== oak ==
Design FIFO, start of the top module:
module FIFO(clk, rst, wr_en, rd_en, buf_in, buf_out, buf_empty, buf_full, fifo_counter);
input clk, rst, wr_en, rd_en;
input [7:0] buf_in;
output [7:0] buf_out;
output buf_empty, buf_full;
output [6:0] fifo_counter;
reg [7:0] buf_out;
reg buf_empty, buf_full;
reg [6:0] fifo_counter;
reg [5:0] rd_ptr, wr_ptr;
reg [7:0] buf_mem[63:0];
always@ (fifo_counter) begin
    buf_empty = (fifo_counter == 0);  
    buf_full = (fifo_counter == 64);  
end
always @(posedge clk or posedge rst) begin
    if( rst )  
        fifo_counter <= 0;
    else if((!buf_full && wr_en) && (!buf_empty && rd_en))  
        fifo_counter <= fifo_counter;
    else if (!buf_full && wr_en)  
        fifo_counter <= fifo_counter + 1;
    else if (!buf_empty && rd_en)  
        fifo_counter <= fifo_counter - 1;
    else  
        fifo_counter <= fifo_counter;
end
always @(posedge clk or posedge rst) begin
    if (rst)  
        buf_out <= 0;
    else begin
        if (rd_en && !buf_empty)
            buf_out <= buf_mem[rd_ptr];
        else  
            buf_out <= buf_out;
    end
end
always @(posedge clk) begin
    if (!buf_full && wr_en)
        buf_mem[wr_ptr] <= buf_in;
    else
        buf_mem[wr_ptr] <= buf_mem[wr_ptr];
end
always @(posedge clk or posedge rst) begin
    if(rst) begin
  ...
For scale: about 1,100 cells after synthesis, about 29 I/O pins, ~21,000 um^2 of cells after synthesis.
make LEC_CHECK=0 ABC_AREA=0 CAP_MARGIN=35 CORE_MARGIN=5 CORE_UTILIZATION=16 GPL_ROUTABILITY_DRIVEN=0 PLACE_DENSITY=0.45 SLEW_MARGIN=20 finish   # period 4.46 ns
run.sh (not shown) runs the stock make flow with config.mk's settings and CLKGATE_MAP_FILE=.
Setup changes, oak to pine
Settings: a deleted GPL_ROUTABILITY_DRIVEN that had been 0; a change of CORE_UTILIZATION from 16 to 70; a deleted ABC_AREA that had been 0; a change of CORE_MARGIN from 5 to 2; a change of CAP_MARGIN from 35 to 20; a deleted PLACE_DENSITY that had been 0.45; a change of the clock period (ns, I/O delays scaled along) from 4.46 to 2.08.
Results
pine ran in full, but the layout does not pass; the checks complain about setup timing.
On power share of the sequential group, the higher figure sits with oak, not pine.
As of pine, count of vias placed by the detailed router had risen by a little under 10% compared to oak.
When the final numbers for oak and pine were put side by side, the wire length turned out to be greater in oak.
Compare oak and pine | worst-skew pair later-pin latency lower: pine
The synthesis-to-layout area growth number comes out lower for pine vs oak.
Detailed-routed wire length on met2: oak and pine compared, lower one is pine
Per the comparison of pine with oak, sequential share of layout area +1.3 points, combinational group share of total power went up 6.0 points.
For pine, the path type of the worst min-delay path was primary input to asynchronous set/reset pin, unlike oak, where it was register to register.

* * *

v6:
FIFO again, from the RTL that the note above started with.
clock: 2.08 ns
lec_check: 0
abc_area: 0
cap_margin: 20
core_margin: 2
core_utilization: 72
cts_cluster_diameter: 363
cts_cluster_size: 13
place_density_lb_addon: 0.06
setup_slack_margin: 0.61
slew_margin: 20
To summarise v6: no stage aborted, but the layout did not pass its checks, failing on negative setup slack.
Here is what was changed in the inputs of v26 compared with v6.
- CTS_CLUSTER_SIZE: 13 -> unset
- CTS_CLUSTER_DIAMETER: 363 -> unset
- ABC_AREA: 0 -> 1
- SETUP_SLACK_MARGIN: 0.61 -> unset
- CORE_UTILIZATION: 72 -> 16
- PLACE_DENSITY_LB_ADDON: 0.06 -> unset
- the clock period (ns, I/O delays scaled along): 2.08 -> 2.05
Notes after the runs:
Completing all stages was not enough for v26: its layout failed the final checks because of negative setup slack. fifo_counter[6] as the critical path endpoint was reported by v26, and fifo_counter[5] by v6. Of v26 and v6, the higher global-route usage belongs to v6. Compared with v6, v26 shows a higher critical path depth. Between v6 and v26, the flow reports post-route met1 wirelength increasing by more than half. v26 leaves more setup margin than v6.
Edits applied to the flow inputs when going from v26 to v24:
- setting CORE_ASPECT_RATIO to 1.42 for the first time
- changing CORE_UTILIZATION from 16 to 72
- changing the clock period (ns, I/O delays scaled along) from 2.05 to 2.06
- Of v26 and v24, not a single run came through the flow clean.
- Layout checks on v26: not met. Flow itself completed; violations: negative setup slack.
- Between v26 and v24, the power attributed to sequential cells does not differ in any meaningful way.
- On layout overhead on the synthesized area: between v24 and v26, it ends up lower for v24.
- v26 → v24: worst clock skew fell 0.011 ns, depth of the most critical reg-to-reg path +1, final area shrank by about 9%, part of the power in combinational logic fell by 0.9 points.
- Against v26, v24 reports a routed wire length that is lower.
- In v24, number of setup violations in the final report is lower than in v26.
- Of v24 and v26, the run reporting the higher layout clock buffer count was v26.
- Setup slack of the most critical reg-to-reg path is lower on v26
- Compared with v26, v24 is the less power-hungry design.
For v16, these inputs were changed with respect to v24:
- ABC_AREA no longer set, was 1
- CORE_ASPECT_RATIO no longer set, was 1.42
- SETUP_SLACK_MARGIN now -0.19, previously not set
- the clock period (ns, I/O delays scaled along) now 2.08, was 2.06
[summary]
- v16 had finished all stages when the layout checks came back failing, citing negative setup slack.
- The clock input transition at the sequential cells of the worst setup and hold paths was comparable across v24 and v16.
- Diff v24 -> v16: core region area fell about 7%, cell count now sits lower.
- For non-clock buffer count, dividing the value from v24 by the value from v16 gives 0.851.
No activity file was given, so power comes from the tool's default toggle rates.
